==> inputs of try-amber <==
==> flow/design.v (excerpt) <==
module fpm(
    input [32:1] a,
    input [32:1] b,
    input clk,
    input rst,
    input in_valid,
    output  [32:1] c,
    output out_valid
    );
wire [33:1] w_MAN_a,w_MAN_a2;         
wire [33:1] w_MAN_b,w_MAN_b2;         
wire [8:1] exp_a,exp_b,exp_a2,exp_b2;        
wire [32:1] a1,b1,a2,b2,a3,b3;      
wire sign_a,sign_b,sign_a2,sign_b2;          
reg sign_c;
wire sign_c3;                                
reg [9:1] r_EXP_c;
wire [9:1] w_EXP_c3;                         
wire [9:1] w_EXP_cs;
wire [9:1] w_EXP_cs2;
wire [65:1] w_MAN_c;                         
wire [65:1] w_MAN_cs;
assign w_MAN_a[33]=1'b0;
assign w_MAN_b[33]=1'b0;
reg [19:1] r_VALID;
always@(posedge clk)
    if (!rst)
        r_VALID <= 0;
    else
        r_VALID <= {r_VALID[18:1],in_valid};
assign out_valid=r_VALID[19];
dff_lvl_p1 p1(a,b,rst,clk,a1,b1);
getval m0(a1,b1,w_MAN_a[32:1],w_MAN_b[32:1],exp_a,exp_b,sign_a,sign_b);           
dff_lvl_p2 p2(a1,b1,w_MAN_a,w_MAN_b,exp_a,exp_b,sign_a,sign_b,rst,clk,a2,b2,w_MAN_a2,w_MAN_b2,exp_a2,exp_b2,sign_a2,sign_b2);
always@(*)
begin
    sign_c=sign_a2^sign_b2;
    r_EXP_c=exp_a2+exp_b2-127;
end
wallace m1(w_MAN_c,w_MAN_a2,w_MAN_b2,a2,b2,r_EXP_c,sign_c,clk,rst ,a3,b3,w_EXP_c3,sign_c3 );                                              
    mux22 m2(w_MAN_c[48],w_EXP_c3,w_EXP_cs);             
    mux21 m3(w_EXP_cs,a3,b3,w_EXP_cs2);                  
    mux23 m4(w_MAN_c,a3,b3,w_MAN_cs);                    
    mux24 m5(w_MAN_c[48],w_MAN_cs,w_EXP_cs2,a3,b3,c[31:1]);    
assign c[32]=sign_c3;
endmodule
Settings: LEC_CHECK=0, CAP_MARGIN=0, CORE_MARGIN=2, CORE_UTILIZATION=72, CTS_CLUSTER_DIAMETER=391, CTS_CLUSTER_SIZE=14, SETUP_SLACK_MARGIN=-0.3, SLEW_MARGIN=20; clock period 2.89 ns.
run.sh (not shown) runs the stock make flow with config.mk's settings and CLKGATE_MAP_FILE=.
==> try-harbor: changes against try-amber <==
CAP_MARGIN = 20   (was 0)
CORE_UTILIZATION = 66   (was 72)
CTS_CLUSTER_DIAMETER = 209   (was 391)
CTS_CLUSTER_SIZE = unset   (was 14)
SETUP_SLACK_MARGIN = unset   (was -0.3)
==> flow/constraint.sdc (replaced) <==
create_clock -name core_clock -period 3.94 [get_ports {clk}]
set_input_delay 0.7880 -clock core_clock [delete_from_list [all_inputs] [get_ports {clk}]]
set_output_delay 0.7880 -clock core_clock [all_outputs]
set_load 0.01 [all_outputs]
==> try-raven: changes against try-amber <==
ABC_AREA = 1   (was unset)
CAP_MARGIN = 20   (was 0)
CORE_UTILIZATION = 40   (was 72)
CTS_CLUSTER_DIAMETER = unset   (was 391)
CTS_CLUSTER_SIZE = unset   (was 14)
SETUP_SLACK_MARGIN = -0.16   (was -0.3)
==> flow/constraint.sdc (replaced) <==
create_clock -name core_clock -period 5.0 [get_ports {clk}]
set_input_delay 1.0000 -clock core_clock [delete_from_list [all_inputs] [get_ports {clk}]]
set_output_delay 1.0000 -clock core_clock [all_outputs]
set_load 0.01 [all_outputs]
==> run_results.csv <==
group,metric,value,unit
run_status,status,"timing/DRC/antenna clean",
sta,fin_crit_sh,0.935,
sta,skew,0.0778,ns
pwr,power_frac_seq,0.519,
final_layout,clk_share,0.0875,
final_layout,fillers,37800,
The numbers above come from try-raven.

==> run_results.csv <==
group,metric,value,unit
sta,fin_crit_sh,0.977,
clocking,cts_tree,"done",
placed_design,dp_cells,15900,
run_status,status,"timing/DRC/antenna clean",
pwr,power_frac_seq,0.520,
final_layout,clk_share,0.0916,
sta,fin_setup_tns,0,ns
final_layout,syn2layout_area_growth,12.8,%
yosys,async_reset_ff_frac,0,
final_layout,fillers,15600,
sta,skew,0.0761,ns
sta,hold-worst-slack,0.328,ns
The numbers above come from try-harbor.

==> run_results.csv <==
group,metric,value,unit
run_status,violations,"negative setup slack",
run_status,status,"failed layout checks",
sta,fin_ws,-0.709,ns
final_layout,clk_share,0.0607,
sta,setup_viol,31,
final_layout,fillers,12800,
pwr,power_frac_seq,0.587,
sta,fin_crit_sh,1.25,
The numbers above come from try-amber.


========
==> inputs of job 5151 <==
fpm again, from the RTL that the note above started with.
// fpm
module fpm(
    input [32:1] a,
    input [32:1] b,
    input clk,
    input rst,
    input in_valid,
    output  [32:1] c,
    output out_valid
    );
export LEC_CHECK = 0
export CAP_MARGIN = 40
export CORE_MARGIN = 2
export CORE_UTILIZATION = 72
export CTS_CLUSTER_DIAMETER = 391
export CTS_CLUSTER_SIZE = 14
export SETUP_SLACK_MARGIN = -0.3
export SLEW_MARGIN = 20
create_clock -name core_clock -period 2.89 [get_ports {clk}]
==> job 3916: changes against job 5151 <==
==> flow/config.mk (replaced) <==
export PLATFORM = sky130hd
export DESIGN_NAME = fpm
export DESIGN_NICKNAME = fpm
export VERILOG_FILES = /design/flow/design.v
export SDC_FILE = /design/flow/constraint.sdc
export NUM_CORES = 4
export LEC_CHECK = 0
export ABC_AREA = 1
export CAP_MARGIN = 5
export CORE_MARGIN = 8
export CORE_UTILIZATION = 35
export HOLD_SLACK_MARGIN = -0.02
export SLEW_MARGIN = 20
export TNS_END_PERCENT = 55
==> flow/constraint.sdc (replaced) <==
create_clock -name core_clock -period 5.0 [get_ports {clk}]
set_input_delay 1.0000 -clock core_clock [delete_from_list [all_inputs] [get_ports {clk}]]
set_output_delay 1.0000 -clock core_clock [all_outputs]
set_load 0.01 [all_outputs]
==> qor summary <==
| item | job 5151 | job 3916 |
|---|---|---|
| Outcome | complete, but fails checks | timing/DRC/antenna clean |
| Layout check failures | negative setup slack | - |
| Wire length on met1 | 126 mm | 155 mm |
| Post-cts hold buffer count | 1 | 0 |
| Final wirelength | 280 mm | 299 mm |
| Pin count of the biggest net entering global routing | 271 | 216 |
| Setup TNS | -19.42 ns | 0 ns |
| Share of power burned in the clock network | 0.394 | 0.463 |
| Antenna fix cells | 9 | 6 |
| Logic area | 53,000 sq um | 42,300 sq um |
| Post-route worst hold slack | 0.191 ns | 0.340 ns |
| Initial cell density of the core | 0.724 | 0.351 |
| Share of the final layout cell area in sequential cells | 0.584 | 0.544 |
| Synthesis area per yosys | 155,000 sq um | 160,000 sq um |
| Worst Reg-to-Reg Cells | 7 | 6 |

========
==> inputs of delta <==
fpm again, from the RTL that the note above started with.
Settings: LEC_CHECK=0, CAP_MARGIN=5, CORE_MARGIN=2, CORE_UTILIZATION=66, CTS_CLUSTER_DIAMETER=374, CTS_CLUSTER_SIZE=31, SETUP_SLACK_MARGIN=0.87, SLEW_MARGIN=20, TNS_END_PERCENT=5; clock period 3.02 ns.
==> inputs of zinc, as changes to delta <==
==> flow/config.mk (replaced) <==
export PLATFORM = sky130hd
export DESIGN_NAME = fpm
export DESIGN_NICKNAME = fpm
export VERILOG_FILES = /design/flow/design.v
export SDC_FILE = /design/flow/constraint.sdc
export NUM_CORES = 4
export LEC_CHECK = 0
export ABC_AREA = 1
export CAP_MARGIN = 20
export CELL_PAD_IN_SITES_DETAIL_PLACEMENT = 1
export CORE_ASPECT_RATIO = 1.04
export CORE_MARGIN = 2
export CORE_UTILIZATION = 23
export MIN_ROUTING_LAYER = met2
export SETUP_SLACK_MARGIN = -0.16
export SLEW_MARGIN = 30
==> flow/constraint.sdc (replaced) <==
create_clock -name core_clock -period 5.0 [get_ports {clk}]
set_input_delay 1.0000 -clock core_clock [delete_from_list [all_inputs] [get_ports {clk}]]
set_output_delay 1.0000 -clock core_clock [all_outputs]
set_load 0.01 [all_outputs]
==> qor summary <==
Run status: delta failed layout checks; zinc timing/DRC/antenna clean
Reasons for failing layout checks: delta negative setup slack; zinc -
Die outline width: delta 489 microns; zinc 821 microns
Met2 capacity usage during global routing: delta 0.372; zinc 0.195
Arrival time at the worst endpoint: delta 3.14 ns; zinc 3.87 ns
Height of the die: delta 489 microns; zinc 853 microns
Well-tap cell count: delta 3132; zinc 9233
Seq share, synth: delta 0.641; zinc 0.622
Met1 layer wirelength in the final routing: delta 133000 microns; zinc 0 microns
VDD IR max: delta 0.000541 V; zinc 0.000321 V
Critical path depth in cells: delta 10; zinc 15
Plain + repair buffers: delta 246; zinc 212
Slowest-stage cell, CP: delta sky130_fd_sc_hd__or4_4; zinc sky130_fd_sc_hd__clkdlybuf4s50_1
Diodes inserted: delta 9; zinc 31
Placed Instances: delta 15898; zinc 26167

========
==> run a <==
fpm again, from the RTL that the note above started with.
// fpm
module fpm(
    input [32:1] a,
    input [32:1] b,
    input clk,
    input rst,
    input in_valid,
    output  [32:1] c,
    output out_valid
    );
==> flow/config.mk <==
export PLATFORM = sky130hd
export DESIGN_NAME = fpm
export DESIGN_NICKNAME = fpm
export VERILOG_FILES = /design/flow/design.v
export SDC_FILE = /design/flow/constraint.sdc
export NUM_CORES = 4
export LEC_CHECK = 0
export CAP_MARGIN = 30
export CELL_PAD_IN_SITES_GLOBAL_PLACEMENT = 3
export CORE_ASPECT_RATIO = 1.22
export CORE_MARGIN = 3
export CORE_UTILIZATION = 28
export CTS_CLUSTER_SIZE = 94
export MAX_ROUTING_LAYER = met5
export PLACE_DENSITY = 0.82
export SETUP_SLACK_MARGIN = -0.26
export SLEW_MARGIN = 5
export TNS_END_PERCENT = 80
==> flow/constraint.sdc <==
create_clock -name core_clock -period 6.5 [get_ports {clk}]
set_input_delay 1.3000 -clock core_clock [delete_from_list [all_inputs] [get_ports {clk}]]
set_output_delay 1.3000 -clock core_clock [all_outputs]
set_load 0.01 [all_outputs]
==> inputs of run b, as changes to run a <==
CAP_MARGIN = 20   (was 30)
CELL_PAD_IN_SITES_GLOBAL_PLACEMENT = default   (was 3)
CORE_ASPECT_RATIO = default   (was 1.22)
CORE_MARGIN = 2   (was 3)
CORE_UTILIZATION = 68   (was 28)
CTS_CLUSTER_SIZE = default   (was 94)
MAX_ROUTING_LAYER = default   (was met5)
PLACE_DENSITY = default   (was 0.82)
SETUP_SLACK_MARGIN = default   (was -0.26)
SLEW_MARGIN = 20   (was 5)
TNS_END_PERCENT = default   (was 80)
==> flow/constraint.sdc (replaced) <==
create_clock -name core_clock -period 3.31 [get_ports {clk}]
set_input_delay 0.6620 -clock core_clock [delete_from_list [all_inputs] [get_ports {clk}]]
set_output_delay 0.6620 -clock core_clock [all_outputs]
set_load 0.01 [all_outputs]
==> impl_metrics.env <==
# source this file to load flow results
export IMPL_fin_ws_ps=-599
export IMPL_final_cells=16622
export IMPL_grtUsageMet1_pct=33.3
export IMPL_worst_pin_slew_ps=1140
export IMPL_warnings=94
export IMPL_setup_viol=31
export IMPL_so_faults="negative setup slack"
export IMPL_clock_cell_area_share_pct=9.17
export IMPL_holdPathEnd="m1.a_16.ppc_0.c2.q[115]"
export IMPL_drtIter0Drc=4877
export IMPL_status="complete, but fails checks"
That was run b.
==> impl_metrics.env <==
# source this file to load flow results
export IMPL_clock_cell_area_share_pct=9.54
export IMPL_drtIter0Drc=4089
export IMPL_final_cells=20915
export IMPL_status="timing/DRC/antenna clean"
export IMPL_fin_ws_ps=807
export IMPL_worst_pin_slew_ps=1220
export IMPL_holdPathEnd="m1.a_16.ppc_0.c5.wire2[27]"
export IMPL_setup_viol=0
That was run a.
Power and IR drop assume default switching activity.
